// top_module
module top_module(
    input  wire        clkr,
    input  wire        rst,
    input  wire        rxr,
    input  wire [4:0]  btnr,
    output wire        spr,
    output wire [7:0]  hr,
    output wire [7:0]  mr,
    output wire [4:0]  date,
    output wire [4:0]  month,
    output wire [7:0]  year,
    output wire [6:0]  seg,
    output wire [3:0]  an,
    output wire        dp
);
For scale: about 1500 cells after synthesis, ~160 flip-flops, ~9900 um^2 of cells after synthesis.
clock: 5.18 ns
lec_check: 0
abc_area: 1
cap_margin: 20
cell_pad_in_sites_global_placement: 0
core_margin: 2
core_utilization: 70
gpl_routability_driven: 1
gpl_timing_driven: 1
hold_slack_margin: -0.09
place_density: 0.77
slew_margin: 25
tns_end_percent: 60
run.sh (not shown) runs the stock make flow with config.mk's settings and CLKGATE_MAP_FILE=.
The first run produced a layout that fails on setup timing.
Change:
Settings changed: ABC_AREA 1 to 0, PLACE_DENSITY 0.77 to default.
Clock period 5.18 ns to 5.94 ns, I/O delays scaled along.
What happened: The new run finished but fails on setup timing. Final area shrinks by 3.8%. Clock power shrinks by 22%. Routed wire length fell by about 27%. Setup slack is better by 2000 ps.
Change:
Settings changed: ABC_AREA 0 to 1, CELL_PAD_IN_SITES_GLOBAL_PLACEMENT 0 to default, CORE_UTILIZATION 70 to 65, GPL_ROUTABILITY_DRIVEN 1 to default, GPL_TIMING_DRIVEN 1 to default, HOLD_SLACK_MARGIN -0.09 to default, SLEW_MARGIN 25 to 20, TNS_END_PERCENT 60 to default.
Clock period 5.94 ns to 6.97 ns, I/O delays scaled along.
This time the run completed with no timing, DRC or antenna violations. Core utilization decreases by 11 points. Final cell count rises by roughly a tenth. Register-to-register slack improved by 1100 ps. Wire length came out lower by about a fifth. Setup slack gets better by 280 ps. Non-clock buffer count came out lower by 86.

top_module again, from the RTL that the note above started with.
==> flow/design.v (excerpt) <==
module top_module(
    input  wire        clkr,
    input  wire        rst,
    input  wire        rxr,
    input  wire [4:0]  btnr,
    output wire        spr,
    output wire [7:0]  hr,
    output wire [7:0]  mr,
    output wire [4:0]  date,
    output wire [4:0]  month,
    output wire [7:0]  year,
    output wire [6:0]  seg,
    output wire [3:0]  an,
    output wire        dp
);
    reg [4:0] btnr_prev;
    reg [4:0] btnr_sync;
    wire btn_time_edge;
    wire btn_date_edge;
    wire btn_stopwatch;
    wire btn_sw_reset;       
    wire btn_sw_startstop;   
    always @(posedge clkr) begin
        if (rst) begin
            btnr_sync <= 5'b0;
            btnr_prev <= 5'b0;
        end else begin
            btnr_sync <= btnr;
            btnr_prev <= btnr_sync;
        end
    end
    assign btn_time_edge = btnr_sync[0] && !btnr_prev[0];
    assign btn_date_edge = btnr_sync[1] && !btnr_prev[1];
    assign btn_stopwatch = btnr_sync[2];   
    assign btn_sw_reset = btnr_sync[3] && !btnr_prev[3];      
    assign btn_sw_startstop = btnr_sync[4] && !btnr_prev[4];  
    reg tx_start;
    reg [7:0] tx_data;
    wire tx_busy;
    wire tx_out;
    uart_tx #(
        .BAUD_RATE(9600),
        .CLOCK_FREQ(153_600)
    ) uart_tx_inst (
        .clk(clkr),
        .rst(rst),
        .tx_start(tx_start),
        .tx_data(tx_data),
        .tx(tx_out),
        .tx_busy(tx_busy)
    );
    assign spr = tx_out;
    reg [1:0] tx_state;
    localparam TX_IDLE = 0, TX_WAIT_BUSY = 1, TX_WAIT_DONE = 2;
    always @(posedge clkr) begin
        if (rst) begin
            tx_state <= TX_IDLE;
            tx_start <= 0;
        end else
        case(tx_state)
            TX_IDLE: begin
                tx_start <= 0;
                if (btn_time_edge) begin
                    tx_data <= 8'd0;
                    tx_start <= 1;
                    tx_state <= TX_WAIT_BUSY;
                end
                else if (btn_date_edge) begin
                    tx_data <= 8'd1;
                    tx_start <= 1;
                    tx_state <= TX_WAIT_BUSY;
                end
            end
            TX_WAIT_BUSY: begin
                tx_start <= 0;
                if (tx_busy) begin
                    tx_state <= TX_WAIT_DONE;
                end
            end
            TX_WAIT_DONE: begin
                if (!tx_busy) begin
  ...
Settings: LEC_CHECK=0, ABC_AREA=1, CAP_MARGIN=20, CORE_MARGIN=2, CORE_UTILIZATION=72, CTS_CLUSTER_DIAMETER=344, CTS_CLUSTER_SIZE=91, PLACE_DENSITY=0.4, SLEW_MARGIN=20, TNS_END_PERCENT=5; clock period 7.43 ns.
The starting point produced a clean layout.
==> next run, changes <==
Settings changed: CTS_CLUSTER_DIAMETER 344 to default, CTS_CLUSTER_SIZE 91 to default, PLACE_DENSITY 0.4 to 0.78, TNS_END_PERCENT 5 to default.
Clock period 7.43 ns to 5.7 ns, I/O delays scaled along.
The new run finished but fails on setup timing.
Setup slack is worse by 2900 ps.
Non-clock buffer count grows by 90.
Wire length grows by 59%.
Global-route usage grows by 7.1 points.
Register-to-register slack is worse by 1800 ps.
Clock skew stays flat.
Power grows by 59%.
Area after synthesis is unchanged.
Final cell count grows by about 5.4%.
==> next run, changes <==
Settings changed: ABC_AREA 1 to default, CORE_UTILIZATION 72 to 40, PLACE_DENSITY 0.78 to default.
Clock period 5.7 ns to 10.0 ns, I/O delays scaled along.
Result:
- The new run completed without violations
- area after synthesis rises by 3.3%
- die size rises by 83%
- clock power falls by 46%
- utilization falls by 47 points
- hold slack gets worse by 14 ps
- via count falls by 25%
- power falls by 65%
- global-route usage falls by 22 points
- non-clock buffer count falls by 87
- combinational power falls by 94%
==> next run, changes <==
Settings changed: CORE_ASPECT_RATIO from default to 0.5, CORE_MARGIN 2 to 9, CORE_UTILIZATION 40 to 58, CTS_CLUSTER_DIAMETER from default to 400, CTS_CLUSTER_SIZE from default to 99, TNS_END_PERCENT from default to 5.
What happened: Maximum frequency barely changes. Clock skew climbs by 9.3 ps. Final cell count fell by a few percent. Hold slack gets better by 9.0 ps. Wire length went down by a few percent. Count of clock-buffer cells in the layout came out lower by 6. Area after synthesis stays the same.

top_module again, from the RTL that the note above started with.
export LEC_CHECK = 0
export CAP_MARGIN = 40
export CELL_PAD_IN_SITES_GLOBAL_PLACEMENT = 2
export CORE_ASPECT_RATIO = 1.9
export CORE_MARGIN = 10
export CORE_UTILIZATION = 40
export CTS_CLUSTER_DIAMETER = 333
export CTS_CLUSTER_SIZE = 43
export PLACE_DENSITY = 0.35
export SETUP_SLACK_MARGIN = 1.18
export SLEW_MARGIN = 20
export TNS_END_PERCENT = 25
create_clock -name core_clock -period 10.0 [get_ports {clkr}]
Change:
Settings changed: CORE_ASPECT_RATIO 1.9 to not set, SETUP_SLACK_MARGIN 1.18 to -0.96, TNS_END_PERCENT 25 to not set.
After rerunning: The changed run finished with timing, DRC and antenna clean. Worst setup slack improves by 0.032 ns. Non-clock buffer count fell by 2. Sequential cell count is unchanged. Total power fell by about 1.2%. Design area barely changes. Critical path depth does not change.
Change:
Settings changed: CAP_MARGIN 40 to 20, CORE_MARGIN 10 to 2, CTS_CLUSTER_SIZE 43 to 93, PLACE_DENSITY 0.35 to 0.42, TNS_END_PERCENT set to 15.
The changed run produced a clean layout. Die size decreases by 17%. Total power climbs by 0.53%. Cell count drops by 0.31%. Clock skew hardly moves. Combinational power shrinks by about 0.5%. Worst setup slack degrades by 0.31 ns. Global-route usage increases by 3.8 points. Via count is lower by 0.41%.
Change:
Settings changed: CELL_PAD_IN_SITES_GLOBAL_PLACEMENT 2 to not set, CORE_UTILIZATION 40 to 57, CTS_CLUSTER_DIAMETER 333 to 49, CTS_CLUSTER_SIZE 93 to 63, PLACE_DENSITY 0.42 to not set, SETUP_SLACK_MARGIN -0.96 to not set, TNS_END_PERCENT 15 to not set.
=> The changed run finished clean; via count climbs by 1.8%; setup slack improves by 0.049 ns; core utilization rose by 18 points; critical path depth does not change; area after synthesis is unchanged; power is lower by 1.5%; combinational power fell by 2.1%; cell area decreases by 1.2%.

Starting RTL as in the previous note.
export LEC_CHECK = 0
export ABC_AREA = 1
export CAP_MARGIN = 5
export CELL_PAD_IN_SITES_DETAIL_PLACEMENT = 2
export CELL_PAD_IN_SITES_GLOBAL_PLACEMENT = 1
export CORE_MARGIN = 10
export CORE_UTILIZATION = 30
export GPL_ROUTABILITY_DRIVEN = 0
export GPL_TIMING_DRIVEN = 0
export HOLD_SLACK_MARGIN = 0.24
export MAX_ROUTING_LAYER = met5
export MIN_ROUTING_LAYER = met1
export PLACE_DENSITY = 0.41
export SETUP_SLACK_MARGIN = -0.21
export SLEW_MARGIN = 10
export TNS_END_PERCENT = 85
create_clock -name core_clock -period 9.04 [get_ports {clkr}]
Edit:
Settings changed: ABC_AREA 1 to default, CAP_MARGIN 5 to 20, CELL_PAD_IN_SITES_DETAIL_PLACEMENT 2 to default, CELL_PAD_IN_SITES_GLOBAL_PLACEMENT 1 to default, CORE_MARGIN 10 to 2, CORE_UTILIZATION 30 to 40, GPL_ROUTABILITY_DRIVEN 0 to default, GPL_TIMING_DRIVEN 0 to default, HOLD_SLACK_MARGIN 0.24 to default, MAX_ROUTING_LAYER met5 to default, MIN_ROUTING_LAYER met1 to default, PLACE_DENSITY 0.41 to default, SETUP_SLACK_MARGIN -0.21 to default, SLEW_MARGIN 10 to 20, TNS_END_PERCENT 85 to default.
Clock period 9.04 ns to 8.79 ns, I/O delays scaled along.
The changed run passed the timing, DRC and antenna checks. Synthesized area increases by a few percent. Setup slack gets worse by 340 ps. Combinational power decreases by well over a third. Critical path depth decreases by 18. Die area decreases by a quarter to a third.

top_module again, from the RTL that the note above started with.
clock: 4.92 ns
lec_check: 0
abc_area: 1
cap_margin: 20
core_margin: 2
core_utilization: 65
cts_cluster_diameter: 227
place_density: 0.35
slew_margin: 20
The starting point completed and failed the layout checks on negative setup slack.
==> next run, changes <==
Settings changed: CTS_CLUSTER_DIAMETER 227 to 201, SETUP_SLACK_MARGIN set to 0.92.
What happened: The changed run produced a layout that fails on negative setup slack; maximum frequency falls by 3.5%; worst hold slack improved by 9.8 ps; register-to-register slack improved by 90 ps.
==> next run, changes <==
Settings changed: CORE_UTILIZATION 65 to 72, CTS_CLUSTER_DIAMETER 201 to not set, SETUP_SLACK_MARGIN 0.92 to not set.
Clock period 4.92 ns to 5.86 ns, I/O delays scaled along.
Effect:
- The new run finished but failed the layout checks on negative setup slack
- core utilization goes up by 4.9 points
- first-iteration DRC count goes up by 60%
- die area fell by 9.4%
- clock power fell by 16%
- sequential power decreases by 16%
- design area decreases by 6.5%
- non-clock buffer count fell by 107
- count of clock-buffer cells in the layout grows by 5
- final cell count decreases by 6.3%
Power figures rest on the tool's default switching activity, not on a simulated workload.
